File: design.v
module mult(y,a,b);  
	output logic [15:0] y;
	input  logic [7:0] a,b;
	logic [15:0] y_tmp;
	logic [7:0]  a_tmp;
	logic [7:0]  b_tmp;
	logic [14:0] c1;
	logic [10:0] c2;            
	logic [14:0] out1;
	logic [12:0] out2;
	logic [10:0] out3;
	logic [8:0]  out4;
	logic [14:0] m_temp0;
	logic [13:0] m_temp1;
	logic [12:0] m_temp2;
	logic [11:0] m_temp3;
	logic [10:0] m_temp4;
	logic [9:0]  m_temp5;
	logic [8:0]  m_temp6;
	logic [7:0]  m_temp7;
	always_comb
		begin
			if(a[7])
				begin
					a_tmp = ~a+1'b1;
					if(b[7])
						begin
							b_tmp = ~b+1'b1;
							y = y_tmp ;
						end
					else
						begin
							b_tmp = b;
							y = ~y_tmp+1'b1;
						end
				end
			else
				begin
					a_tmp = a;
					if(b[7])
						begin
							b_tmp = ~b+1'b1;
							y = ~y_tmp+1'b1;
						end
					else
						begin
							b_tmp = b;
							y = y_tmp;
						end
				end
		end
	always_comb
		begin
			out1 = m_temp0 + m_temp1;
			out2 = m_temp2 + m_temp3;
			out3 = m_temp4 + m_temp5;
			out4 = m_temp6 + m_temp7;
			c1   = out1    + out2;
			c2   = out3    + out4;
			y_tmp= c1      + c2;
		end
	always_comb
		begin		
			m_temp0[14:7] = b_tmp[7]?a_tmp:8'b00000000;
			m_temp0[6:0]  = 7'b0000000;
			m_temp1[13:6] = b_tmp[6]?a_tmp:8'b00000000;
			m_temp1[5:0]  = 6'b000000;
			m_temp2[12:5] = b_tmp[5]?a_tmp:8'b00000000;
			m_temp2[4:0]  = 5'b00000;
			m_temp3[11:4] = b_tmp[4]?a_tmp:8'b00000000;
			m_temp3[3:0]  = 4'b0000;
			m_temp4[10:3] = b_tmp[3]?a_tmp:8'b00000000;
			m_temp4[2:0]  = 3'b000;
			m_temp5[9:2]  = b_tmp[2]?a_tmp:8'b00000000;
			m_temp5[1:0]  = 2'b00;
			m_temp6[8:1]  = b_tmp[1]?a_tmp:8'b00000000;
			m_temp6[0]    = 1'b0;
			m_temp7       = b_tmp[0]?a_tmp:8'b00000000;
		end
endmodule
	module cnm(rep,imp,rea,ima,req,imq);  
	output logic signed[15:0] rep, imp;
	input  logic signed[7:0] rea, req, ima, imq;
	logic signed[15:0] y0,y1,y2,y3;
	mult reaXreq (.y(y0), .a(rea), .b(req));
	mult imaXimq (.y(y1), .a(ima), .b(imq));
	mult reaXimq (.y(y2), .a(rea), .b(imq));
	mult imaXreq (.y(y3), .a(ima), .b(req));
	always_comb
		begin
			rep = y0-y1;
			imp = y2+y3;
		end
endmodule
module cnm_top (
    input  logic               clk,
    input  logic               rst,
    input  logic               in_valid,
    input  logic signed [7:0]  rea,
    input  logic signed [7:0]  ima,
    input  logic signed [7:0]  req,
    input  logic signed [7:0]  imq,
    output logic               out_valid,
    output logic signed [15:0] rep,
    output logic signed [15:0] imp
);
    logic signed [7:0]  rea_r, ima_r, req_r, imq_r;
    logic               valid_r;
    logic signed [15:0] rep_c, imp_c;
    cnm cnm (.rep(rep_c), .imp(imp_c), .rea(rea_r), .ima(ima_r), .req(req_r), .imq(imq_r));
    always_ff @(posedge clk) begin
        rea_r <= rea;
        ima_r <= ima;
        req_r <= req;
        imq_r <= imq;
        rep   <= rep_c;
        imp   <= imp_c;
        if (rst) begin
            valid_r   <= 1'b0;
            out_valid <= 1'b0;
        end else begin
            valid_r   <= in_valid;
            out_valid <= valid_r;
        end
    end
endmodule
File: run.sh
#!/bin/bash
# the make line also repeats each setting of config.mk as NAME=value (left out here)
make -C /OpenROAD-flow-scripts/flow DESIGN_CONFIG=/design/flow/config.mk WORK_HOME=/design/flow/orfs CLKGATE_MAP_FILE= finish
File: constraint.sdc
create_clock -name core_clock -period 7.62 [get_ports {clk}]
set_input_delay 1.5240 -clock core_clock [delete_from_list [all_inputs] [get_ports {clk}]]
set_output_delay 1.5240 -clock core_clock [all_outputs]
set_load 0.01 [all_outputs]
File: config.mk
export PLATFORM = sky130hd
export DESIGN_NAME = cnm_top
export DESIGN_NICKNAME = cnm_top
export VERILOG_FILES = /design/flow/design.v
export SDC_FILE = /design/flow/constraint.sdc
export NUM_CORES = 4
export LEC_CHECK = 0
export CAP_MARGIN = 25
export CELL_PAD_IN_SITES_DETAIL_PLACEMENT = 1
export CELL_PAD_IN_SITES_GLOBAL_PLACEMENT = 1
export CORE_ASPECT_RATIO = 0.81
export CORE_MARGIN = 9
export CORE_UTILIZATION = 35
export CTS_CLUSTER_DIAMETER = 268
export CTS_CLUSTER_SIZE = 17
export MAX_ROUTING_LAYER = met4
export MIN_ROUTING_LAYER = met1
export PLACE_DENSITY_LB_ADDON = 0.11
export SLEW_MARGIN = 10
export TNS_END_PERCENT = 45
==> results of run 1 <==
==> metrics by stage <==
stage | instances | area (sq um) | setup slack (ns) | setup TNS, ns
final | 2199 | 14600 | 0.435 | 0
after global routing | 2199 | 14600 | -0.0463 | -0.0463
after CTS | 2197 | 14400 | 0.136 | 0
after detailed placement | 2181 | 14100 | 0.194 | 0
after global placement | 2179 | 14000 | 0.225 | 0
after floorplan | 1616 | 12500 | 0.350 | 0
==> routing by layer <==
metal	vias to the layer above	track usage	routed length, um	part of all wire
met2	113	0.282	16800	0.44
met4	0	0.0336	388	0.010
met5	-	-	0	0
li1	5599	-	-	-
met3	23	0.0240	1190	0.031
met1	5532	0.268	19900	0.52
==> layout make-up <==
class	count	share of cell area
Multi-Input combinational cell	1352	0.728
Sequential cell	66	0.0906
Timing Repair Buffer	123	0.0764
Inverter	170	0.0437
Tap cell	472	0.0404
Clock buffer	12	0.0176
Clock inverter	4	0.00343
==> timing repair <==
item,in CTS,in global routing
buffers inserted,0,2
resized,0,48
hold buffers,0,0
setup endpoints to repair,0,5
==> flow_summary_export.csv, run 1 <==
group,metric,value,unit
yosys,adder_share,0.307,
final_timing,fin_skew,0.00920,ns
final_timing,hold_violations,0,
yosys,ff_type,"dfxtp_1",
critical_path,crit_cells,33,
final_timing,timing.hold.ws,0.446,ns
critical_path,crit_path_start_kind,"register",
yosys,ys_chip_area,12500,sq um
critical_path,r2r_cells,33,
finish,area_growth,17.2,%
floorplan,die_area,42800,sq um
yosys,post_synth.cell_area_avg,7.71,sq um
final_timing,worst_pin_slew,0.943,ns
yosys,synth_top_cell_by_area,"ha_1",
floorplan,core_area,34700,sq um
floorplan,die_height,188,um
placed_design,io_buffers,67,
routing,vias,11267,
finish,regArea,1320,sq um
finish,nets,2021,
final_timing,relSlewSlack,0.367,
final_timing,finalCriticalPeriod,7.18,ns
routing,drt_first_pass_iters,4,
yosys,synth_top_cell_by_count,"nor2_1",
final_timing,timing.fmax,0.139,GHz
critical_path,startpoint,"rea_r[1]",
clocking,clk_path_buf_depth,2,
critical_path,endpoint_kind,"register",
worst_hold_path,hold_path_class,"register to register",
yosys,synth_cell_types,57,
global_route,antenna_found_initial,0,
global_route,grt_use_total,0.189,
floorplan,ios,68,
worst_hold_path,worstHoldStart,"valid_r",
critical_path,endpoint,"imp[15]",
placed_design,hpwl,32500,um
critical_path,cp.required,7.86,ns
final_timing,min_period_over_period,0.943,
yosys,ys_seq_frac,0.106,
yosys,ys_warn_count,3,
finish,finalCoreUtilization,0.421,
critical_path,r2r_end,"imp[15]",
critical_path,cp_slowest_stage_delay,0.45,ns
critical_path,path_delay_family,"adder cells",
yosys,edf_count,0,
critical_path,reg2reg_slack,0.44,ns
worst_hold_path,worstHoldEndpoint,"out_valid",
routing,drt_wl_total,38300,um
routing,drtIter0Drc,477,
clocking,clk_latency,0.37,ns
critical_path,crit_buf_inv,3,
finish,multiInputGateArea,10600,sq um
yosys,mux_share,0.00412,
yosys,synthesis.nets,1915,
job,cap_violations,0,
final_timing,finalMaxSlewViolations,0,
clocking,cts_buffers,9,
clocking,cts-root-buf,"clkbuf_16",
critical_path,cp_max_fo,5,
global_route,grt_max_degree,17,
routing,antenna_cells_inserted,0,
routing,via_per_inst,5.12,
yosys,synth_async_sr_flop_share,0,
critical_path,criticalPathCategory,"register to register",
clocking,htreeDepth,3,
clocking,tritoncts,"yes",
yosys,xor_area_frac,0.182,
placed_design,place.gp.congestion,0.875,
outcome,outcome,"no timing/DRC/antenna violations",
routing,wl_per_cell,17.4,um
critical_path,reg2reg_from,"rea_r[1]",
finish,nFillCells,4267,
final_timing,final-setup-viol-count,0,
yosys,aoi_share,0.152,
global_route,grt_overflow_total,0,
job,warnings,26,
routing,ant_nets,0,
global_route,grt_pass1_vias,11481,
critical_path,cp_slowest_cell,"fa_1",
yosys,ys_cells,1616,
floorplan,rows,61,
yosys,ys_sh_simple,0.189,
floorplan,die_w,228,um
yosys,top_cell_area_share,0.195,
yosys,ys.flops,66,
yosys,netlist_area,12500,sq um
critical_path,arrival,7.43,ns
routing,drc,0,
yosys,yosys-top-cells-count,"nor2_1 (236), ha_1 (194), inv_1 (168)",
floorplan,fp_util,0.359,
worst_hold_path,holdPathStages,1,
yosys,syn_inst,1616,
critical_path,worst_path_most_repeated_cell,"ha_1",
clocking,clk_pin_slew_worst_paths,0.06,ns
clocking,cts.sinks,66,
yosys,synthTopLogicFamily,"adder cells",
global_route,grt_pass1_wl,62400,um
yosys,topCellsByArea,"ha_1 (19%), fa_1 (11%), dfxtp_1 (11%)",
==> run 2, diff against run 1 <==
- ABC_AREA: not set -> 1
- CAP_MARGIN: 25 -> 0
- CELL_PAD_IN_SITES_DETAIL_PLACEMENT: 1 -> not set
- CELL_PAD_IN_SITES_GLOBAL_PLACEMENT: 1 -> not set
- CORE_ASPECT_RATIO: 0.81 -> 0.5
- CORE_MARGIN: 9 -> 2
- CORE_UTILIZATION: 35 -> 72
- CTS_CLUSTER_DIAMETER: 268 -> 373
- CTS_CLUSTER_SIZE: 17 -> 99
- MAX_ROUTING_LAYER: met4 -> not set
- MIN_ROUTING_LAYER: met1 -> not set
- PLACE_DENSITY_LB_ADDON: 0.11 -> not set
- SETUP_SLACK_MARGIN: not set -> -0.43
- SLEW_MARGIN: 10 -> 20
- TNS_END_PERCENT: 45 -> 5
- clock period: 7.62 -> 5.1 ns (I/O delays scaled with it)
==> run 2 against run 1 <==
The flow now stops in clock tree synthesis. Die size is 53% lower. Area after synthesis is 9.1% higher. Synthesized cell count is 32% higher.
==> flow_summary_export.csv, run 2 <==
group,metric,value,unit
floorplan,core_area,18400,sq um
yosys,ys.flops,66,
yosys,ys_seq_frac,0.0972,
floorplan,die_area,20100,sq um
yosys,ys_sh_simple,0.309,
yosys,synthTopLogicFamily,"simple AND/OR/NAND/NOR gates",
floorplan,die_height,101,um
placed_design,placed_cell_area,17500,sq um
yosys,syn_inst,2129,
yosys,synth_cell_types,42,
yosys,synth_top_cell_by_count,"nand2_1",
yosys,ff_type,"dfxtp_1",
floorplan,ios,68,
yosys,ys_chip_area,13600,sq um
outcome,outcome,"stopped before the end",
yosys,synth_top_cell_by_area,"ha_1",
floorplan,die_w,198,um
floorplan,rows,35,
yosys,top_cell_area_share,0.179,
yosys,ys_cells,2129,
outcome,failed_stage,"clock tree synthesis",
yosys,yosys-top-cells-count,"nand2_1 (559), inv_1 (376), nor2_1 (212)",
yosys,post_synth.cell_area_avg,6.39,sq um
yosys,synthesis.nets,2428,
placed_design,io_buffers,67,
placed_design,hpwl,42600,um
yosys,adder_share,0.282,
placed_design,place.gp.congestion,0.989,
yosys,aoi_share,0.0879,
outcome,first-error,"[ERROR DPL-0038] Utilization greater than 100%, impossible to legalize",
yosys,ys_warn_count,3,
yosys,topCellsByArea,"ha_1 (18%), nand2_1 (15%), inv_1 (10%)",
yosys,netlist_area,13600,sq um
yosys,xor_area_frac,0.107,
yosys,edf_count,0,
yosys,synth_async_sr_flop_share,0,
floorplan,fp_util,0.738,
yosys,mux_share,0,
run 2: through the flow:
step	std cells	setup WS, ns	TNS, ns	utilization
3_3_place_gp	2794	-0.992	-12.32	0.949
2_1_floorplan	2129	-0.872	-9.94	-
3_5_place_dp	2794	-1.53	-21.40	0.949
==> run 3, diff against run 2 <==
- CAP_MARGIN: 0 -> 5
- CELL_PAD_IN_SITES_DETAIL_PLACEMENT: not set -> 1
- CELL_PAD_IN_SITES_GLOBAL_PLACEMENT: not set -> 3
- CORE_ASPECT_RATIO: 0.5 -> not set
- CORE_MARGIN: 2 -> 7
- CORE_UTILIZATION: 72 -> 68
- CTS_CLUSTER_DIAMETER: 373 -> not set
- CTS_CLUSTER_SIZE: 99 -> 17
- GPL_ROUTABILITY_DRIVEN: not set -> 0
- GPL_TIMING_DRIVEN: not set -> 1
- MAX_ROUTING_LAYER: not set -> met4
- MIN_ROUTING_LAYER: not set -> met2
- PLACE_DENSITY_LB_ADDON: not set -> 0.3
- SETUP_SLACK_MARGIN: -0.43 -> not set
- SLEW_MARGIN: 20 -> 40
- TNS_END_PERCENT: 5 -> 35
- clock period: 5.1 -> 4.54 ns (I/O delays scaled with it)
==> run 3 against run 2 <==
The flow stops in global placement without I/O. Die size grew 20%. Synthesized cell count unchanged. Area after synthesis stayed put.
==> flow_summary_export.csv, run 3 <==
group,metric,value,unit
floorplan,core_area,19500,sq um
outcome,outcome,"stopped before the end",
outcome,failed_stage,"global placement without I/O",
yosys,mux_share,0,
yosys,xor_area_frac,0.107,
yosys,post_synth.cell_area_avg,6.39,sq um
yosys,ys_sh_simple,0.309,
floorplan,die_height,155,um
yosys,ys_warn_count,3,
outcome,first-error,"[ERROR FLW-0024] Place density exceeds 1.0 (current PLACE_DENSITY_LB_ADDON =  0.3). Please check if the value of  PLACE_DENSITY_LB_ADDON is between 0 and 0.99.",
floorplan,fp_util,0.696,
yosys,yosys-top-cells-count,"nand2_1 (559), inv_1 (376), nor2_1 (212)",
yosys,adder_share,0.282,
yosys,synth_async_sr_flop_share,0,
yosys,synth_top_cell_by_count,"nand2_1",
yosys,synthTopLogicFamily,"simple AND/OR/NAND/NOR gates",
yosys,ys_chip_area,13600,sq um
yosys,synthesis.nets,2428,
yosys,topCellsByArea,"ha_1 (18%), nand2_1 (15%), inv_1 (10%)",
yosys,aoi_share,0.0879,
yosys,top_cell_area_share,0.179,
floorplan,die_area,24200,sq um
floorplan,die_w,155,um
yosys,synth_cell_types,42,
floorplan,rows,51,
yosys,edf_count,0,
yosys,netlist_area,13600,sq um
yosys,syn_inst,2129,
yosys,ys.flops,66,
yosys,ys_seq_frac,0.0972,
yosys,synth_top_cell_by_area,"ha_1",
yosys,ys_cells,2129,
yosys,ff_type,"dfxtp_1",
==> run 4, diff against run 3 <==
- CAP_MARGIN: 5 -> 20
- CELL_PAD_IN_SITES_DETAIL_PLACEMENT: 1 -> not set
- CELL_PAD_IN_SITES_GLOBAL_PLACEMENT: 3 -> not set
- CORE_MARGIN: 7 -> 2
- CORE_UTILIZATION: 68 -> 72
- CTS_CLUSTER_DIAMETER: not set -> 41
- CTS_CLUSTER_SIZE: 17 -> 71
- GPL_ROUTABILITY_DRIVEN: 0 -> not set
- GPL_TIMING_DRIVEN: 1 -> not set
- MAX_ROUTING_LAYER: met4 -> not set
- MIN_ROUTING_LAYER: met2 -> not set
- PLACE_DENSITY_LB_ADDON: 0.3 -> not set
- SETUP_SLACK_MARGIN: not set -> -0.49
- SLEW_MARGIN: 40 -> 20
- TNS_END_PERCENT: 35 -> not set
- clock period: 4.54 -> 5.39 ns (I/O delays scaled with it)
==> run 4 against run 3 <==
The run fails in clock tree synthesis. Area after synthesis stayed put. Synthesized cell count stayed put. Die size is 17% lower.
==> flow_summary_export.csv, run 4 <==
group,metric,value,unit
outcome,first-error,"[ERROR DPL-0038] Utilization greater than 100%, impossible to legalize",
floorplan,die_w,141,um
yosys,synthTopLogicFamily,"simple AND/OR/NAND/NOR gates",
yosys,ys_chip_area,13600,sq um
yosys,yosys-top-cells-count,"nand2_1 (559), inv_1 (376), nor2_1 (212)",
placed_design,placed_cell_area,17400,sq um
outcome,outcome,"stopped before the end",
placed_design,hpwl,41800,um
yosys,topCellsByArea,"ha_1 (18%), nand2_1 (15%), inv_1 (10%)",
floorplan,die_height,141,um
yosys,synth_top_cell_by_area,"ha_1",
yosys,ff_type,"dfxtp_1",
yosys,aoi_share,0.0879,
floorplan,die_area,20000,sq um
placed_design,post-place-ws,-1.27,ns
yosys,synth_top_cell_by_count,"nand2_1",
yosys,xor_area_frac,0.107,
yosys,synth_cell_types,42,
yosys,ys_warn_count,3,
yosys,mux_share,0,
yosys,ys.flops,66,
floorplan,ios,68,
floorplan,rows,50,
yosys,synth_async_sr_flop_share,0,
yosys,top_cell_area_share,0.179,
yosys,ys_seq_frac,0.0972,
yosys,adder_share,0.282,
yosys,netlist_area,13600,sq um
yosys,edf_count,0,
placed_design,place.gp.congestion,1.01,
yosys,syn_inst,2129,
placed_design,io_buffers,67,
floorplan,core_area,18600,sq um
outcome,failed_stage,"clock tree synthesis",
yosys,ys_sh_simple,0.309,
yosys,ys_cells,2129,
floorplan,fp_util,0.729,
yosys,post_synth.cell_area_avg,6.39,sq um
yosys,synthesis.nets,2428,
## run 4: per-stage QoR
step                instances  utilization
floorplan                2129            -
global placement         2759        0.934
detailed placement       2759        0.934
==> run 5, diff against run 4 <==
- CAP_MARGIN: 20 -> 15
- CELL_PAD_IN_SITES_DETAIL_PLACEMENT: not set -> 1
- CELL_PAD_IN_SITES_GLOBAL_PLACEMENT: not set -> 1
- CORE_UTILIZATION: 72 -> 17
- CTS_CLUSTER_DIAMETER: 41 -> 270
- CTS_CLUSTER_SIZE: 71 -> 31
- GPL_TIMING_DRIVEN: not set -> 0
- HOLD_SLACK_MARGIN: not set -> 0.02
- MAX_ROUTING_LAYER: not set -> met4
- PLACE_DENSITY_LB_ADDON: not set -> 0.16
- SETUP_SLACK_MARGIN: -0.49 -> 1.2
- SLEW_MARGIN: 20 -> 35
- TNS_END_PERCENT: not set -> 80
- clock period: 5.39 -> 6.23 ns (I/O delays scaled with it)
==> run 5 against run 4 <==
Now fails the layout checks on negative setup slack. Synthesized cell count unchanged. Die size increased to 4.1 times the previous value. Area after synthesis unchanged.
==> flow_summary_export.csv, run 5 <==
group,metric,value,unit
outcome,outcome,"failed layout checks",
outcome,so.violations,"negative setup slack",
finish,nets,2665,
final_timing,rsz0062_at_grt,"true",
final_timing,relSlewSlack,0.455,
critical_path,path_delay_family,"AND-OR/OR-AND gates",
global_route,grt_overflow_total,0,
yosys,mux_share,0,
yosys,xor_area_frac,0.107,
yosys,yosys-top-cells-count,"nand2_1 (559), inv_1 (376), nor2_1 (212)",
yosys,ys.flops,66,
routing,via_per_inst,4.10,
routing,wl_per_cell,15.6,um
finish,nFillCells,9622,
critical_path,crit_cells,42,
yosys,netlist_area,13600,sq um
critical_path,r2r_cells,42,
critical_path,endpoint_kind,"register",
placed_design,placed_cell_area,16400,sq um
yosys,top_cell_area_share,0.179,
routing,drc,0,
final_timing,finalMaxSlewViolations,0,
yosys,ys_sh_simple,0.309,
critical_path,worst_path_most_repeated_cell,"a21oi_2",
job,warnings,29,
critical_path,criticalPathCategory,"register to register",
placed_design,placed_cells,3246,
critical_path,r2r_end,"rep[15]",
floorplan,core_area,79100,sq um
placed_design,place.gp.congestion,0.821,
worst_hold_path,holdPathStages,2,
clocking,clk_latency,0.40,ns
global_route,grt_max_degree,14,
final_timing,worst_pin_slew,0.815,ns
final_timing,final-setup-viol-count,5,
critical_path,cp_slowest_cell,"fa_1",
routing,ant_nets,0,
final_timing,fin_ws,-0.280,ns
placed_design,io_buffers,67,
global_route,use_met2,0.218,
job,cap_violations,0,
yosys,post_synth.cell_area_avg,6.39,sq um
critical_path,cp_slowest_stage_delay,0.44,ns
global_route,gr-usage-met1,0.181,
yosys,synthTopLogicFamily,"simple AND/OR/NAND/NOR gates",
critical_path,crit_buf_inv,8,
final_timing,min_period_over_period,1.04,
critical_path,cp.required,6.51,ns
clocking,htreeDepth,3,
clocking,cts_buffers,9,
final_timing,hold_violations,0,
yosys,syn_inst,2129,
yosys,ys_cells,2129,
yosys,edf_count,0,
global_route,antenna_found_initial,1,
floorplan,die_height,287,um
worst_hold_path,worstHoldStart,"valid_r",
critical_path,reg2reg_from,"rea_r[0]",
global_route,grt_pass1_vias,14990,
worst_hold_path,worstHoldEndpoint,"out_valid",
global_route,use_met3,0.0143,
yosys,synth_top_cell_by_count,"nand2_1",
floorplan,rows,103,
routing,antenna_cells_inserted,0,
routing,vias,14033,
finish,area_growth,46.7,%
yosys,synth_cell_types,42,
yosys,topCellsByArea,"ha_1 (18%), nand2_1 (15%), inv_1 (10%)",
placed_design,hpwl,43000,um
placed_design,post-place-ws,-1.23,ns
floorplan,fp_util,0.172,
clocking,clk_pin_slew_worst_paths,0.07,ns
clocking,cts-root-buf,"clkbuf_16",
routing,drtIter0Drc,435,
yosys,synth_top_cell_by_area,"ha_1",
final_timing,timing.hold.ws,0.406,ns
yosys,ys_seq_frac,0.0972,
yosys,ys_warn_count,3,
clocking,tritoncts,"yes",
floorplan,die_w,287,um
yosys,synth_async_sr_flop_share,0,
critical_path,cp_max_fo,7,
routing,drt_wl_total,53400,um
yosys,aoi_share,0.0879,
final_timing,finalCriticalPeriod,6.51,ns
global_route,grt_pass1_wl,82900,um
final_timing,fin_skew,0.0249,ns
final_timing,timing.fmax,0.154,GHz
finish,fin_area,19900,sq um
floorplan,die_area,82300,sq um
floorplan,ios,68,
critical_path,endpoint,"rep[15]",
critical_path,arrival,6.79,ns
finish,finalNonFillerCells,3421,
critical_path,reg2reg_slack,-0.28,ns
yosys,synthesis.nets,2428,
clocking,cts.sinks,66,
yosys,adder_share,0.282,
yosys,ff_type,"dfxtp_1",
clocking,clk_path_buf_depth,2,
global_route,grt_use_total,0.134,
global_route,grt_busiest_layer,"met2",
routing,drt_first_pass_iters,4,
critical_path,crit_path_start_kind,"register",
yosys,ys_chip_area,13600,sq um
worst_hold_path,hold_path_class,"register to register",
critical_path,startpoint,"rea_r[0]",
[run 5: what timing repair did]
item,CTS,global route
setup endpoints to repair,24,22
resized,233,209
setup buffers,112,45
gates cloned,0,2
hold buffers,0,0
pin swaps,179,150
[run 5: cell type report]
type | instances | area (sq um) | share of cell area
Timing Repair Buffer | 225 | 1990 | 0.0996
Timing Repair inverter | 1 | 5.00 | 0.000251
Clock buffer | 10 | 239 | 0.0120
Buffer | 32 | 279 | 0.0140
Tap cell | 1050 | 1310 | 0.0659
Sequential cell | 66 | 1340 | 0.0673
Inverter | 392 | 1570 | 0.0785
Clock inverter | 6 | 47.5 | 0.00238
Multi-Input combinational cell | 1639 | 13200 | 0.660
[run 5: per-stage QoR]
step	util	TNS, ns
floorplan	-	0
global placement	0.208	-8.65
detailed placement	0.208	-9.95
CTS	0.236	-2.01
global route	0.252	-4.31
finish	0.252	-0.931
[run 5: layer usage]
layer,up-vias,wire (um)
li1,7099,-
met1,6820,26500
met2,91,25100
met3,23,1300
met4,0,495
met5,-,0
==> run 6, diff against run 5 <==
- CAP_MARGIN: 15 -> 20
- CELL_PAD_IN_SITES_DETAIL_PLACEMENT: 1 -> not set
- CELL_PAD_IN_SITES_GLOBAL_PLACEMENT: 1 -> not set
- CORE_ASPECT_RATIO: not set -> 1.84
- CORE_MARGIN: 2 -> 10
- CORE_UTILIZATION: 17 -> 66
- CTS_CLUSTER_DIAMETER: 270 -> 203
- CTS_CLUSTER_SIZE: 31 -> 100
- GPL_TIMING_DRIVEN: 0 -> not set
- HOLD_SLACK_MARGIN: 0.02 -> not set
- MAX_ROUTING_LAYER: met4 -> not set
- PLACE_DENSITY_LB_ADDON: 0.16 -> 0.29
- SETUP_SLACK_MARGIN: 1.2 -> not set
- SLEW_MARGIN: 35 -> 20
- TNS_END_PERCENT: 80 -> 15
- clock period: 6.23 -> 7.0 ns (I/O delays scaled with it)
==> run 6 against run 5 <==
Now clean on timing, DRC and antenna. Fmax decreased by 2.3%. Global-route usage grew 13 points. Sequential cell count stayed put. Critical endpoint is now imp[15].
==> flow_summary_export.csv, run 6 <==
group,metric,value,unit
outcome,outcome,"no timing/DRC/antenna violations",
final_timing,timing.hold.ws,0.402,ns
yosys,syn_inst,2129,
worst_hold_path,worstHoldStart,"valid_r",
critical_path,r2r_cells,44,
floorplan,die_w,126,um
final_timing,finalSetupTns,0,ns
placed_design,placed_cells,2459,
final_timing,hold_violations,0,
finish,area_growth,12.4,%
clocking,cts-root-buf,"clkbuf_16",
yosys,ff_type,"dfxtp_1",
clocking,clk_latency,0.35,ns
yosys,post_synth.cell_area_avg,6.39,sq um
yosys,synthTopLogicFamily,"simple AND/OR/NAND/NOR gates",
worst_hold_path,holdPathStages,2,
yosys,ys.flops,66,
critical_path,crit_buf_inv,9,
critical_path,endpoint,"imp[15]",
critical_path,crit_path_start_kind,"register",
critical_path,endpoint_kind,"register",
floorplan,rows,71,
yosys,synthesis.nets,2428,
floorplan,ios,68,
critical_path,cp_slowest_stage_delay,0.59,ns
routing,drtIter0Drc,894,
finish,finalCoreUtilization,0.751,
critical_path,cp_max_fo,6,
final_timing,rsz0062_at_grt,"true",
yosys,edf_count,0,
finish,finalNonFillerCells,2481,
critical_path,reg2reg_from,"rea_r[0]",
final_timing,finalMaxSlewViolations,0,
yosys,aoi_share,0.0879,
routing,ant_nets,0,
yosys,top_cell_area_share,0.179,
yosys,synth_top_cell_by_count,"nand2_1",
yosys,ys_chip_area,13600,sq um
global_route,grt_pass1_vias,13728,
routing,via_per_inst,5.56,
yosys,ys_sh_simple,0.309,
critical_path,worst_path_most_repeated_cell,"nand2_1",
critical_path,startpoint,"rea_r[0]",
yosys,yosys-top-cells-count,"nand2_1 (559), inv_1 (376), nor2_1 (212)",
critical_path,r2r_end,"imp[15]",
final_timing,min_period_over_period,0.952,
final_timing,final-setup-viol-count,0,
final_timing,timing.fmax,0.150,GHz
placed_design,io_buffers,67,
yosys,ys_warn_count,3,
floorplan,core_area,20300,sq um
final_timing,worst_pin_slew,0.571,ns
critical_path,cp.required,7.24,ns
clocking,clk_path_buf_depth,2,
finish,nFillCells,1650,
global_route,antenna_found_initial,0,
routing,wl_per_cell,15.0,um
floorplan,fp_util,0.668,
critical_path,cp_slowest_cell,"fa_1",
placed_design,place.gp.congestion,0.970,
job,warnings,27,
clocking,clk_pin_slew_worst_paths,0.05,ns
final_timing,finalCriticalPeriod,6.66,ns
yosys,mux_share,0,
worst_hold_path,worstHoldEndpoint,"out_valid",
job,cap_violations,0,
worst_hold_path,hold_path_class,"register to register",
global_route,grt_overflow_total,0,
yosys,topCellsByArea,"ha_1 (18%), nand2_1 (15%), inv_1 (10%)",
critical_path,crit_cells,44,
clocking,cts.sinks,66,
global_route,grt_pass1_wl,61300,um
global_route,grt_use_total,0.269,
yosys,synth_async_sr_flop_share,0,
yosys,adder_share,0.282,
floorplan,die_area,27000,sq um
yosys,ys_seq_frac,0.0972,
yosys,netlist_area,13600,sq um
finish,nets,2521,
final_timing,fin_skew,0.00661,ns
routing,drt_wl_total,37100,um
clocking,cts_buffers,9,
yosys,ys_cells,2129,
critical_path,path_delay_family,"adder cells",
critical_path,criticalPathCategory,"register to register",
clocking,htreeDepth,3,
routing,drc,0,
placed_design,hpwl,31300,um
routing,antenna_cells_inserted,0,
floorplan,die_height,215,um
final_timing,relSlewSlack,0.618,
critical_path,reg2reg_slack,0.34,ns
routing,vias,13784,
clocking,tritoncts,"yes",
global_route,grt_max_degree,19,
critical_path,arrival,6.91,ns
yosys,synth_cell_types,42,
yosys,xor_area_frac,0.107,
routing,drt_first_pass_iters,7,
clocking,hold_buffers,0,
yosys,synth_top_cell_by_area,"ha_1",
==> run 6: per-layer routing <==
metal  global-route usage  vias to the layer above  part of all wire  routed length [um]
met5                    0                        -                 0                   0
met4                0.157                        0             0.057                2120
met3               0.0357                      130             0.052                1950
met2                0.509                      411              0.53               19700
met1                0.269                     6401              0.36               13400
li1                     -                     6842                 -                   -
==> run 6: what timing repair did <==
item,CTS,global route
resized,0,57
buffers inserted,0,7
endpoints found under the setup margin,0,6
==> run 6: layout make-up <==
cell class	instances	area [sq um]	share of cell area
Tap cell	255	319	0.0209
Timing Repair Buffer	114	1030	0.0675
Sequential cell	66	1330	0.0869
Clock inverter	3	40.0	0.00262
Clock buffer	12	246	0.0161
Inverter	392	1480	0.0970
Multi-Input combinational cell	1639	10800	0.709
==> run 6: through the flow <==
step,area (sq um),setup slack [ns]
global placement,14800,0.353
global route,15300,-0.119
finish,15300,0.339
detailed placement,14800,0.136
floorplan,13600,0.275
CTS,15000,0.101
==> run 7, diff against run 6 <==
- ABC_AREA: 1 -> not set
- CAP_MARGIN: 20 -> 0
- CELL_PAD_IN_SITES_DETAIL_PLACEMENT: not set -> 1
- CORE_ASPECT_RATIO: 1.84 -> not set
- CORE_MARGIN: 10 -> 5
- CORE_UTILIZATION: 66 -> 20
- CTS_CLUSTER_DIAMETER: 203 -> not set
- CTS_CLUSTER_SIZE: 100 -> 17
- GPL_TIMING_DRIVEN: not set -> 1
- PLACE_DENSITY_LB_ADDON: 0.29 -> 0.01
- SETUP_SLACK_MARGIN: not set -> 1.19
- SLEW_MARGIN: 20 -> 40
- TNS_END_PERCENT: 15 -> 20
- clock period: 7.0 -> 4.54 ns (I/O delays scaled with it)
==> run 7 against run 6 <==
Now fails the layout checks on negative setup slack. First-iteration DRC count decreased by 65%. Sequential cell count unchanged.
==> flow_summary_export.csv, run 7 <==
group,metric,value,unit
critical_path,crit_buf_inv,8,
placed_design,place.gp.congestion,0.769,
yosys,ys_cells,1616,
clocking,clk_path_buf_depth,2,
final_timing,rsz0062_at_grt,"true",
final_timing,fin_skew,0.0224,ns
final_timing,finalCriticalPeriod,6.68,ns
final_timing,hold_violations,0,
yosys,ys_sh_simple,0.189,
yosys,synthTopLogicFamily,"adder cells",
clocking,clk_pin_slew_worst_paths,0.08,ns
worst_hold_path,worstHoldStart,"valid_r",
worst_hold_path,holdPathStages,1,
final_timing,min_period_over_period,1.47,
finish,finalCoreUtilization,0.329,
yosys,netlist_area,12500,sq um
critical_path,cp_max_fo,3,
outcome,outcome,"failed layout checks",
routing,vias,12664,
yosys,adder_share,0.307,
yosys,ff_type,"dfxtp_1",
final_timing,finalMaxSlewViolations,0,
placed_design,io_buffers,67,
yosys,yosys-top-cells-count,"nor2_1 (236), ha_1 (194), inv_1 (168)",
finish,nets,2456,
critical_path,cp_slowest_cell,"fa_1",
critical_path,reg2reg_from,"rea_r[0]",
global_route,grt_pass1_vias,14084,
job,cap_violations,0,
yosys,synth_cell_types,57,
clocking,tritoncts,"yes",
routing,wl_per_cell,16.8,um
clocking,clk_latency,0.39,ns
yosys,synth_top_cell_by_area,"ha_1",
floorplan,core_area,61700,sq um
floorplan,die_area,67400,sq um
placed_design,hpwl,42900,um
routing,drt_first_pass_iters,4,
final_timing,worst_pin_slew,0.517,ns
floorplan,fp_util,0.202,
worst_hold_path,worstHoldEndpoint,"out_valid",
floorplan,ios,68,
clocking,cts.sinks,66,
routing,drc,0,
clocking,cts-root-buf,"clkbuf_16",
worst_hold_path,hold_path_class,"register to register",
routing,drt_wl_total,50400,um
placed_design,post-place-ws,-2.51,ns
yosys,synth_async_sr_flop_share,0,
global_route,grt_max_degree,15,
yosys,synthesis.nets,1915,
critical_path,endpoint_kind,"register",
final_timing,timing.fmax,0.150,GHz
yosys,topCellsByArea,"ha_1 (19%), fa_1 (11%), dfxtp_1 (11%)",
global_route,grt_pass1_wl,79600,um
job,warnings,29,
yosys,mux_share,0.00412,
critical_path,r2r_cells,37,
yosys,post_synth.cell_area_avg,7.71,sq um
yosys,edf_count,0,
yosys,ys_chip_area,12500,sq um
critical_path,endpoint,"rep[14]",
yosys,ys_warn_count,3,
critical_path,crit_cells,37,
outcome,so.violations,"negative setup slack",
global_route,grt_use_total,0.152,
clocking,cts_buffers,9,
clocking,htreeDepth,3,
yosys,xor_area_frac,0.182,
floorplan,die_height,260,um
critical_path,path_delay_family,"adder cells",
critical_path,startpoint,"rea_r[0]",
routing,ant_nets,0,
yosys,ys.flops,66,
routing,antenna_cells_inserted,0,
global_route,grt_overflow_total,0,
critical_path,arrival,6.94,ns
final_timing,final-setup-viol-count,24,
placed_design,placed_cells,2936,
routing,via_per_inst,4.22,
yosys,ys_seq_frac,0.106,
final_timing,timing.hold.ws,0.439,ns
critical_path,r2r_end,"rep[14]",
final_timing,fin_ws,-2.14,ns
finish,area_growth,62.8,%
critical_path,crit_path_start_kind,"register",
yosys,aoi_share,0.152,
yosys,synth_top_cell_by_count,"nor2_1",
global_route,antenna_found_initial,1,
floorplan,die_w,260,um
routing,drtIter0Drc,313,
floorplan,rows,91,
critical_path,criticalPathCategory,"register to register",
finish,finalNonFillerCells,2999,
critical_path,cp.required,4.80,ns
final_timing,relSlewSlack,0.653,
critical_path,worst_path_most_repeated_cell,"buf_4",
yosys,syn_inst,1616,
critical_path,reg2reg_slack,-2.14,ns
critical_path,cp_slowest_stage_delay,0.49,ns
yosys,top_cell_area_share,0.195,
==> run 7: metrics by stage <==
| step | TNS (ns) | area (sq um) |
|---|---|---|
| 6_report | -32.00 | 20300 |
| 5_1_grt | -38.62 | 20300 |
| 4_1_cts | -33.14 | 19400 |
| 2_1_floorplan | -24.70 | 13200 |
| 3_5_place_dp | -39.18 | 18100 |
| 3_3_place_gp | -39.26 | 18100 |
==> run 7: area by class of cell <==
class,count,area (sq um)
multi-input combinational,1352,12500
inverter,170,658
sequential,66,1340
clock buffer,11,243
clock inverter,5,53.8
tap,837,1050
timing repair buffer,558,4470
fill,7278,41400
==> run 7: per-layer routing <==
metal	up-vias	GRT usage	routed length, um
li1	6433	-	-
met4	0	0.0365	951
met5	-	0	0
met2	69	0.259	24200
met1	6132	0.205	24500
met3	30	0.0173	782
==> run 7: timing repair <==
| item | 4_1_cts | 5_1_grt |
|---|---|---|
| setup buffers | 20 | 27 |
| hold buffers | 0 | 0 |
| setup endpoints to repair | 28 | 28 |
| pin swaps | 86 | 118 |
| gates resized | 149 | 136 |
| gates cloned | 0 | 0 |
==> run 8, diff against run 7 <==
- ABC_AREA: not set -> 1
- CAP_MARGIN: 0 -> 20
- CELL_PAD_IN_SITES_DETAIL_PLACEMENT: 1 -> not set
- CORE_MARGIN: 5 -> 2
- CORE_UTILIZATION: 20 -> 72
- CTS_CLUSTER_DIAMETER: not set -> 373
- CTS_CLUSTER_SIZE: 17 -> 99
- GPL_TIMING_DRIVEN: 1 -> not set
- PLACE_DENSITY_LB_ADDON: 0.01 -> not set
- SETUP_SLACK_MARGIN: 1.19 -> -0.62
- SLEW_MARGIN: 40 -> 20
- TNS_END_PERCENT: 20 -> 5
- clock period: 4.54 -> 6.23 ns (I/O delays scaled with it)
==> run 8 against run 7 <==
The layout still fails its checks (negative setup slack). Synthesized cell count up 32%. Clock skew is 0.011 ns lower. Final area shrank 17%. Final cell count down 12%.
==> flow_summary_export.csv, run 8 <==
group,metric,value,unit
clocking,clk_latency,0.36,ns
final_timing,final-setup-viol-count,14,
yosys,ys.flops,66,
critical_path,endpoint,"rep[15]",
yosys,syn_inst,2129,
routing,ant_nets,0,
yosys,synth_async_sr_flop_share,0,
finish,area_growth,23.2,%
floorplan,ios,68,
critical_path,worst_path_most_repeated_cell,"nand2_1",
finish,nFillCells,940,
critical_path,cp_slowest_cell,"fa_1",
routing,drc,0,
critical_path,path_delay_family,"simple AND/OR/NAND/NOR gates",
placed_design,post-place-ws,-0.493,ns
job,warnings,29,
yosys,synth_top_cell_by_count,"nand2_1",
worst_hold_path,hold_path_class,"register to register",
clocking,tritoncts,"yes",
final_timing,fin_skew,0.0114,ns
final_timing,finalMaxSlewViolations,0,
final_timing,worst_pin_slew,0.800,ns
routing,vias,16048,
yosys,synthesis.nets,2428,
critical_path,crit_path_start_kind,"register",
floorplan,core_area,18600,sq um
yosys,ys_warn_count,3,
global_route,grt_use_total,0.407,
critical_path,cp.required,6.48,ns
routing,drt_wl_total,48000,um
critical_path,cp_slowest_stage_delay,0.55,ns
yosys,yosys-top-cells-count,"nand2_1 (559), inv_1 (376), nor2_1 (212)",
outcome,outcome,"failed layout checks",
final_timing,timing.fmax,0.141,GHz
critical_path,reg2reg_from,"rea_r[2]",
critical_path,crit_cells,43,
yosys,post_synth.cell_area_avg,6.39,sq um
routing,wl_per_cell,18.2,um
yosys,netlist_area,13600,sq um
yosys,adder_share,0.282,
global_route,antenna_found_initial,0,
global_route,grt_max_degree,19,
floorplan,fp_util,0.729,
floorplan,rows,50,
placed_design,io_buffers,67,
critical_path,endpoint_kind,"register",
placed_design,hpwl,33100,um
final_timing,relSlewSlack,0.466,
clocking,htreeDepth,3,
clocking,clk_pin_slew_worst_paths,0.06,ns
clocking,cts.sinks,66,
yosys,mux_share,0,
floorplan,die_area,20000,sq um
yosys,synth_cell_types,42,
routing,drtIter0Drc,1829,
yosys,xor_area_frac,0.107,
yosys,ys_sh_simple,0.309,
outcome,so.violations,"negative setup slack",
yosys,ff_type,"dfxtp_1",
final_timing,hold_violations,0,
critical_path,cp_max_fo,4,
clocking,clk_path_buf_depth,2,
worst_hold_path,worstHoldEndpoint,"out_valid",
placed_design,place.gp.congestion,0.999,
yosys,synth_top_cell_by_area,"ha_1",
finish,multiInputGateArea,11000,sq um
final_timing,finalCriticalPeriod,7.10,ns
yosys,ys_chip_area,13600,sq um
global_route,grt_pass1_vias,14803,
critical_path,crit_buf_inv,9,
critical_path,r2r_cells,43,
yosys,ys_cells,2129,
finish,finalNonFillerCells,2634,
final_timing,fin_ws,-0.874,ns
worst_hold_path,worstHoldStart,"valid_r",
finish,nets,2694,
yosys,top_cell_area_share,0.179,
yosys,edf_count,0,
yosys,aoi_share,0.0879,
routing,antenna_cells_inserted,0,
finish,regArea,1330,sq um
yosys,topCellsByArea,"ha_1 (18%), nand2_1 (15%), inv_1 (10%)",
critical_path,startpoint,"rea_r[2]",
floorplan,die_w,141,um
critical_path,arrival,7.36,ns
job,cap_violations,0,
yosys,synthTopLogicFamily,"simple AND/OR/NAND/NOR gates",
global_route,grt_overflow_total,0,
routing,drt_first_pass_iters,10,
global_route,grt_pass1_wl,66100,um
yosys,ys_seq_frac,0.0972,
clocking,cts-root-buf,"clkbuf_16",
placed_design,placed_cells,2612,
routing,via_per_inst,6.09,
final_timing,rsz0062_at_grt,"true",
worst_hold_path,holdPathStages,2,
floorplan,die_height,141,um
critical_path,reg2reg_slack,-0.87,ns
critical_path,criticalPathCategory,"register to register",
clocking,cts_buffers,9,
final_timing,min_period_over_period,1.14,
critical_path,r2r_end,"rep[15]",
run 8: repair_timing:
item,CTS,global route
hold buffers,0,0
endpoints found under the hold margin,0,0
endpoints found under the setup margin,0,12
buffers inserted,0,10
gates resized,0,81
run 8: final cells by class:
| class | count | share of cell area |
|---|---|---|
| Sequential cell | 66 | 0.0791 |
| Clock inverter | 6 | 0.00388 |
| Multi-Input combinational cell | 1639 | 0.657 |
| Clock buffer | 10 | 0.0137 |
| Timing Repair Buffer | 287 | 0.141 |
| Tap cell | 234 | 0.0175 |
| Inverter | 392 | 0.0881 |
run 8: through the flow:
stage	utilization	instance area, sq um	hold slack [ns]	setup TNS (ns)
2_1_floorplan	-	13600	0.388	-1.67
3_3_place_gp	0.862	16100	0.399	-0.552
3_5_place_dp	0.862	16100	0.407	-3.29
4_1_cts	0.877	16400	0.423	-4.88
5_1_grt	0.899	16800	0.432	-11.14
6_report	0.899	16800	0.422	-7.53
run 8: routing by layer:
layer | global-route usage | up-vias | routed length [um]
met4 | 0.207 | 0 | 4000
li1 | - | 7183 | -
met1 | 0.474 | 7175 | 16400
met5 | 0 | - | 0
met3 | 0.0726 | 477 | 5780
met2 | 0.717 | 1213 | 21900
==> run 9, diff against run 8 <==
- CAP_MARGIN: 20 -> 5
- CELL_PAD_IN_SITES_DETAIL_PLACEMENT: not set -> 0
- CELL_PAD_IN_SITES_GLOBAL_PLACEMENT: not set -> 3
- CORE_MARGIN: 2 -> 7
- CORE_UTILIZATION: 72 -> 36
- CTS_CLUSTER_DIAMETER: 373 -> 63
- CTS_CLUSTER_SIZE: 99 -> 17
- GPL_ROUTABILITY_DRIVEN: not set -> 1
- GPL_TIMING_DRIVEN: not set -> 1
- MAX_ROUTING_LAYER: not set -> met5
- MIN_ROUTING_LAYER: not set -> met2
- PLACE_DENSITY_LB_ADDON: not set -> 0.3
- SETUP_SLACK_MARGIN: -0.62 -> not set
- SLEW_MARGIN: 20 -> 5
- TNS_END_PERCENT: 5 -> 35
- clock period: 6.23 -> 5.9 ns (I/O delays scaled with it)
==> run 9 against run 8 <==
The layout fails its checks (design-rule violations, negative setup slack). Critical path depth shrank 6. Critical endpoint is now imp[14]. Clock skew grew 0.016 ns. Critical path type unchanged. Worst setup slack gained 0.54 ns. Sequential cell count is the same. Hold slack lost 0.016 ns.
==> flow_summary_export.csv, run 9 <==
group,metric,value,unit
yosys,synthesis.nets,2428,
yosys,synth_cell_types,42,
worst_hold_path,hold_path_class,"register to register",
yosys,top_cell_area_share,0.179,
critical_path,startpoint,"req_r[0]",
critical_path,worst_path_most_repeated_cell,"buf_4",
yosys,synth_top_cell_by_area,"ha_1",
yosys,ys_sh_simple,0.309,
routing,drc,2,
global_route,grt_pass1_wl,71900,um
final_timing,hold_violations,0,
final_timing,timing.hold.ws,0.406,ns
critical_path,cp_slowest_stage_delay,0.60,ns
floorplan,core_area,37400,sq um
critical_path,cp_max_fo,6,
floorplan,die_height,208,um
critical_path,crit_buf_inv,9,
critical_path,arrival,6.56,ns
finish,area_growth,43.9,%
clocking,clk_latency,0.41,ns
yosys,ys_cells,2129,
yosys,xor_area_frac,0.107,
final_timing,finalMaxSlewViolations,0,
routing,drt_first_pass_iters,49,
worst_hold_path,holdPathStages,2,
final_timing,worst_pin_slew,1.36,ns
job,cap_violations,0,
yosys,adder_share,0.282,
yosys,syn_inst,2129,
clocking,cts_buffers,9,
final_timing,finalSetupTns,-1.87,ns
critical_path,endpoint_kind,"register",
global_route,grt_use_total,0.312,
yosys,yosys-top-cells-count,"nand2_1 (559), inv_1 (376), nor2_1 (212)",
floorplan,ios,68,
yosys,topCellsByArea,"ha_1 (18%), nand2_1 (15%), inv_1 (10%)",
final_timing,relSlewSlack,0.0872,
routing,drt_wl_total,45400,um
placed_design,hpwl,36200,um
final_timing,min_period_over_period,1.06,
yosys,ys.flops,66,
critical_path,r2r_cells,37,
global_route,grt_max_degree,19,
final_timing,fin_ws,-0.335,ns
final_timing,finalCriticalPeriod,6.23,ns
finish,nFillCells,3747,
routing,via_per_inst,6.59,
placed_design,place.gp.congestion,0.910,
routing,drtIter0Drc,2583,
routing,antenna_cells_inserted,0,
outcome,so.violations,"design-rule violations, negative setup slack",
final_timing,timing.fmax,0.160,GHz
routing,ant_nets,0,
critical_path,criticalPathCategory,"register to register",
worst_hold_path,worstHoldStart,"valid_r",
placed_design,io_buffers,67,
critical_path,reg2reg_slack,-0.33,ns
yosys,netlist_area,13600,sq um
clocking,htreeDepth,3,
outcome,outcome,"failed layout checks",
global_route,grt_pass1_vias,21958,
floorplan,fp_util,0.364,
finish,multiInputGateArea,12200,sq um
yosys,aoi_share,0.0879,
floorplan,rows,71,
global_route,antenna_found_initial,0,
final_timing,rsz0062_at_grt,"true",
critical_path,cp_slowest_cell,"fa_2",
clocking,clk_path_buf_depth,2,
yosys,ys_warn_count,3,
final_timing,fin_skew,0.0273,ns
clocking,cts-root-buf,"clkbuf_16",
critical_path,path_delay_family,"adder cells",
critical_path,cp.required,6.22,ns
critical_path,r2r_end,"imp[14]",
yosys,synthTopLogicFamily,"simple AND/OR/NAND/NOR gates",
finish,finalCoreUtilization,0.523,
critical_path,crit_path_start_kind,"register",
yosys,ys_seq_frac,0.0972,
critical_path,endpoint,"imp[14]",
critical_path,reg2reg_from,"req_r[0]",
critical_path,crit_cells,37,
yosys,mux_share,0,
clocking,hold_buffers,0,
clocking,cts.sinks,66,
global_route,grt_overflow_total,0,
finish,regArea,1330,sq um
routing,wl_per_cell,14.8,um
yosys,post_synth.cell_area_avg,6.39,sq um
finish,nets,2856,
clocking,clk_pin_slew_worst_paths,0.09,ns
routing,vias,20239,
yosys,ff_type,"dfxtp_1",
final_timing,final-setup-viol-count,11,
yosys,edf_count,0,
yosys,synth_async_sr_flop_share,0,
worst_hold_path,worstHoldEndpoint,"out_valid",
yosys,synth_top_cell_by_count,"nand2_1",
floorplan,die_w,208,um
job,warnings,29,
floorplan,die_area,43400,sq um
yosys,ys_chip_area,13600,sq um
clocking,tritoncts,"yes",
==> run 9: cell type report <==
cell class / count / area share
Timing Repair Buffer: 449 / 0.185
Tap cell: 511 / 0.0327
Clock buffer: 9 / 0.0115
Clock inverter: 7 / 0.00512
Sequential cell: 66 / 0.0682
Inverter: 392 / 0.0765
Multi-Input combinational cell: 1639 / 0.621
==> run 9: routing by layer <==
layer	wire, um	vias up	part of all wire	track usage
met5	346	-	0.0076	0.0930
met4	2420	13	0.053	0.0520
met3	18900	335	0.42	0.463
met2	23800	4824	0.52	0.344
met1	0	7613	0	-
li1	-	7454	-	-
==> run 9: metrics by stage <==
stage | std cells | worst slack [ns] | area (sq um)
after CTS | 3067 | -0.305 | 18700
after detailed placement | 3026 | -0.522 | 17700
final | 3073 | -0.335 | 19600
after global placement | 3026 | -0.452 | 17700
after global routing | 3073 | -0.747 | 19600
after floorplan | 2129 | -0.0719 | 13900
==> run 9: what timing repair did <==
action | in CTS | in global routing
gates resized | 127 | 159
setup buffers | 25 | 7
endpoints found under the setup margin | 13 | 17
pin swaps | 105 | 93
==> run 10, diff against run 9 <==
- ABC_AREA: 1 -> not set
- CAP_MARGIN: 5 -> 35
- CELL_PAD_IN_SITES_DETAIL_PLACEMENT: 0 -> 1
- CORE_ASPECT_RATIO: not set -> 1.79
- CORE_MARGIN: 7 -> 3
- CORE_UTILIZATION: 36 -> 45
- CTS_CLUSTER_DIAMETER: 63 -> not set
- CTS_CLUSTER_SIZE: 17 -> not set
- GPL_ROUTABILITY_DRIVEN: 1 -> not set
- GPL_TIMING_DRIVEN: 1 -> not set
- MAX_ROUTING_LAYER: met5 -> not set
- MIN_ROUTING_LAYER: met2 -> met1
- PLACE_DENSITY: not set -> 0.77
- PLACE_DENSITY_LB_ADDON: 0.3 -> not set
- SETUP_SLACK_MARGIN: not set -> 0.7
- SLEW_MARGIN: 5 -> 20
- TNS_END_PERCENT: 35 -> 70
- clock period: 5.9 -> 3.93 ns (I/O delays scaled with it)
==> run 10 against run 9 <==
The flow now stops in global placement without I/O. Synthesized cell count down 24%. Die size down 31%. Area after synthesis down 8.3%.
==> flow_summary_export.csv, run 10 <==
group,metric,value,unit
outcome,outcome,"stopped before the end",
outcome,failed_stage,"global placement without I/O",
outcome,first-error,"[ERROR GPL-0301] Utilization 102.749 % exceeds 100%.",
yosys,post_synth.cell_area_avg,7.71,sq um
yosys,synth_cell_types,57,
floorplan,die_area,29800,sq um
yosys,ff_type,"dfxtp_1",
yosys,syn_inst,1616,
yosys,ys_sh_simple,0.189,
yosys,top_cell_area_share,0.195,
yosys,xor_area_frac,0.182,
yosys,synth_top_cell_by_area,"ha_1",
floorplan,core_area,26900,sq um
yosys,ys_seq_frac,0.106,
yosys,ys.flops,66,
yosys,ys_cells,1616,
yosys,synth_top_cell_by_count,"nor2_1",
floorplan,die_height,229,um
floorplan,fp_util,0.463,
floorplan,die_w,130,um
yosys,mux_share,0.00412,
yosys,netlist_area,12500,sq um
yosys,ys_chip_area,12500,sq um
yosys,yosys-top-cells-count,"nor2_1 (236), ha_1 (194), inv_1 (168)",
yosys,synth_async_sr_flop_share,0,
floorplan,rows,80,
yosys,adder_share,0.307,
yosys,synthTopLogicFamily,"adder cells",
yosys,edf_count,0,
yosys,aoi_share,0.152,
yosys,synthesis.nets,1915,
yosys,ys_warn_count,3,
yosys,topCellsByArea,"ha_1 (19%), fa_1 (11%), dfxtp_1 (11%)",
==> run 11, diff against run 10 <==
- CAP_MARGIN: 35 -> 20
- CELL_PAD_IN_SITES_DETAIL_PLACEMENT: 1 -> not set
- CELL_PAD_IN_SITES_GLOBAL_PLACEMENT: 3 -> not set
- CORE_ASPECT_RATIO: 1.79 -> not set
- CORE_MARGIN: 3 -> 2
- CORE_UTILIZATION: 45 -> 11
- MIN_ROUTING_LAYER: met1 -> not set
- PLACE_DENSITY: 0.77 -> not set
- SETUP_SLACK_MARGIN: 0.7 -> not set
- TNS_END_PERCENT: 70 -> not set
- clock period: 3.93 -> 7.94 ns (I/O delays scaled with it)
==> run 11 against run 10 <==
Now clean on timing, DRC and antenna. Synthesized cell count stayed put. Die size rose to 3.9 times the previous value. Area after synthesis stayed put.
==> flow_summary_export.csv, run 11 <==
group,metric,value,unit
outcome,outcome,"no timing/DRC/antenna violations",
yosys,netlist_area,12500,sq um
yosys,yosys-top-cells-count,"nor2_1 (236), ha_1 (194), inv_1 (168)",
worst_hold_path,worstHoldStart,"valid_r",
yosys,syn_inst,1616,
yosys,synth_cell_types,57,
final_timing,fin_ws,0.639,ns
floorplan,ios,68,
final_timing,hold_violations,0,
final_timing,finalMaxSlewViolations,0,
finish,multiInputGateArea,10400,sq um
routing,ant_nets,0,
clocking,clk_latency,0.40,ns
floorplan,core_area,112000,sq um
clocking,cts.sinks,66,
final_timing,rsz0062_at_grt,"false",
placed_design,placed_cells,3200,
critical_path,crit_path_start_kind,"register",
yosys,edf_count,0,
placed_design,post-place-ws,0.596,ns
global_route,grt_pass1_vias,11015,
final_timing,final-setup-viol-count,0,
critical_path,cp_max_fo,9,
critical_path,crit_buf_inv,4,
critical_path,cp_slowest_cell,"fa_1",
clocking,clk_pin_slew_worst_paths,0.07,ns
placed_design,placed_cell_area,15200,sq um
critical_path,endpoint_kind,"register",
finish,area_growth,25.0,%
routing,drt_wl_total,38600,um
critical_path,arrival,7.58,ns
yosys,synthesis.nets,1915,
yosys,mux_share,0.00412,
critical_path,r2r_end,"rep[15]",
final_timing,timing.fmax,0.137,GHz
job,warnings,26,
critical_path,path_delay_family,"AND-OR/OR-AND gates",
yosys,aoi_share,0.152,
final_timing,worst_pin_slew,1.02,ns
floorplan,die_height,341,um
yosys,ff_type,"dfxtp_1",
job,cap_violations,0,
placed_design,io_buffers,67,
final_timing,fin_skew,0.0221,ns
critical_path,cp.required,8.22,ns
yosys,synthTopLogicFamily,"adder cells",
finish,finalNonFillerCells,3216,
finish,nets,2010,
yosys,ys.flops,66,
routing,antenna_cells_inserted,0,
clocking,htreeDepth,3,
final_timing,min_period_over_period,0.920,
finish,regArea,1320,sq um
yosys,adder_share,0.307,
yosys,ys_sh_simple,0.189,
yosys,ys_chip_area,12500,sq um
floorplan,fp_util,0.111,
worst_hold_path,hold_path_class,"register to register",
global_route,grt_pass1_wl,60200,um
yosys,xor_area_frac,0.182,
critical_path,reg2reg_from,"rea_r[0]",
floorplan,rows,123,
final_timing,relSlewSlack,0.314,
placed_design,place.gp.congestion,0.851,
routing,wl_per_cell,12.0,um
clocking,clk_path_buf_depth,2,
critical_path,endpoint,"rep[15]",
finish,nFillCells,12869,
yosys,top_cell_area_share,0.195,
floorplan,die_area,116000,sq um
final_timing,timing.hold.ws,0.446,ns
routing,vias,11071,
yosys,synth_top_cell_by_area,"ha_1",
routing,drt_first_pass_iters,5,
clocking,hold_buffers,0,
critical_path,crit_cells,35,
yosys,synth_async_sr_flop_share,0,
clocking,cts-root-buf,"clkbuf_16",
final_timing,finalSetupTns,0,ns
worst_hold_path,worstHoldEndpoint,"out_valid",
critical_path,startpoint,"rea_r[0]",
placed_design,hpwl,32600,um
yosys,ys_warn_count,3,
global_route,grt_use_total,0.0678,
critical_path,cp_slowest_stage_delay,0.54,ns
routing,drtIter0Drc,617,
floorplan,die_w,341,um
yosys,ys_seq_frac,0.106,
global_route,grt_max_degree,17,
yosys,topCellsByArea,"ha_1 (19%), fa_1 (11%), dfxtp_1 (11%)",
finish,finalCoreUtilization,0.139,
clocking,cts_buffers,9,
finish,fin_area,15600,sq um
critical_path,worst_path_most_repeated_cell,"a21oi_1",
yosys,post_synth.cell_area_avg,7.71,sq um
critical_path,criticalPathCategory,"register to register",
global_route,grt_overflow_total,0,
final_timing,finalCriticalPeriod,7.30,ns
worst_hold_path,holdPathStages,1,
critical_path,r2r_cells,35,
yosys,ys_cells,1616,
global_route,antenna_found_initial,3,
clocking,tritoncts,"yes",
routing,drc,0,
routing,via_per_inst,3.44,
yosys,synth_top_cell_by_count,"nor2_1",
critical_path,reg2reg_slack,0.64,ns
-- run 11: repair_timing --
action                                  in CTS  in global routing
setup buffers                                0                  0
endpoints found under the setup margin       0                  2
gates resized                                0                  3
-- run 11: cell type report --
type | instances | area share
Multi-Input combinational cell | 1352 | 0.668
Tap cell | 1500 | 0.120
Sequential cell | 66 | 0.0849
Timing Repair Buffer | 112 | 0.0647
Inverter | 170 | 0.0409
Clock buffer | 10 | 0.0153
Clock inverter | 6 | 0.00570
-- run 11: layer usage --
metal	routed length (um)	track usage	vias up
met3	1980	0.0122	42
met4	981	0.0255	6
met5	35	0	-
met2	17300	0.110	232
met1	18300	0.0893	5207
li1	-	-	5584
==> run 12, diff against run 11 <==
- CAP_MARGIN: 20 -> 0
- CELL_PAD_IN_SITES_DETAIL_PLACEMENT: not set -> 0
- CORE_UTILIZATION: 11 -> 72
- CTS_CLUSTER_SIZE: not set -> 73
- GPL_TIMING_DRIVEN: not set -> 1
- PLACE_DENSITY_LB_ADDON: not set -> 0.01
- SETUP_SLACK_MARGIN: not set -> -0.63
- SLEW_MARGIN: 20 -> 40
- TNS_END_PERCENT: not set -> 20
- clock period: 7.94 -> 6.25 ns (I/O delays scaled with it)
==> run 12 against run 11 <==
The run now fails in global routing. Synthesized cell count unchanged. Area after synthesis unchanged. Die size down 84%.
==> flow_summary_export.csv, run 12 <==
group,metric,value,unit
outcome,failed_stage,"global routing",
yosys,mux_share,0.00412,
yosys,synthTopLogicFamily,"adder cells",
yosys,adder_share,0.307,
yosys,yosys-top-cells-count,"nor2_1 (236), ha_1 (194), inv_1 (168)",
clocking,cts_buffers,9,
floorplan,die_area,18400,sq um
yosys,syn_inst,1616,
yosys,ff_type,"dfxtp_1",
yosys,xor_area_frac,0.182,
yosys,topCellsByArea,"ha_1 (19%), fa_1 (11%), dfxtp_1 (11%)",
outcome,first-error,"[ERROR GRT-0116] Global routing finished with congestion. Check the congestion regions in the DRC Viewer.",
clocking,cts.sinks,66,
yosys,netlist_area,12500,sq um
floorplan,core_area,17100,sq um
placed_design,placed_cells,2184,
placed_design,hpwl,33300,um
yosys,ys.flops,66,
yosys,edf_count,0,
placed_design,place.gp.congestion,1.01,
global_route,grt_use_total,0.787,
yosys,ys_chip_area,12500,sq um
yosys,synth_async_sr_flop_share,0,
floorplan,die_height,136,um
yosys,ys_cells,1616,
yosys,synthesis.nets,1915,
clocking,htreeDepth,3,
placed_design,placed_cell_area,15700,sq um
clocking,cts-root-buf,"clkbuf_16",
yosys,ys_warn_count,3,
yosys,aoi_share,0.152,
yosys,post_synth.cell_area_avg,7.71,sq um
global_route,grt_overflow_total,140,
outcome,outcome,"stopped before the end",
yosys,synth_cell_types,57,
yosys,top_cell_area_share,0.195,
floorplan,die_w,136,um
yosys,synth_top_cell_by_count,"nor2_1",
floorplan,rows,48,
yosys,synth_top_cell_by_area,"ha_1",
clocking,clk_path_buf_depth,2,
yosys,ys_seq_frac,0.106,
yosys,ys_sh_simple,0.189,
floorplan,ios,68,
floorplan,fp_util,0.728,
placed_design,io_buffers,67,
run 12: metal layers:
layer,track usage,overflow
met3,0.647,2
met2,0.974,81
met1,0.739,2
met4,0.866,55
met5,0.178,0
run 12: stage by stage:
stage	setup slack [ns]
after detailed placement	-0.988
after global placement	-0.467
after floorplan	-0.644
after CTS	-0.631
run 12: what timing repair did:
action,in CTS
setup endpoints to repair,5
setup buffers,13
pin swaps,37
endpoints found under the hold margin,0
hold buffers,0
gates resized,94
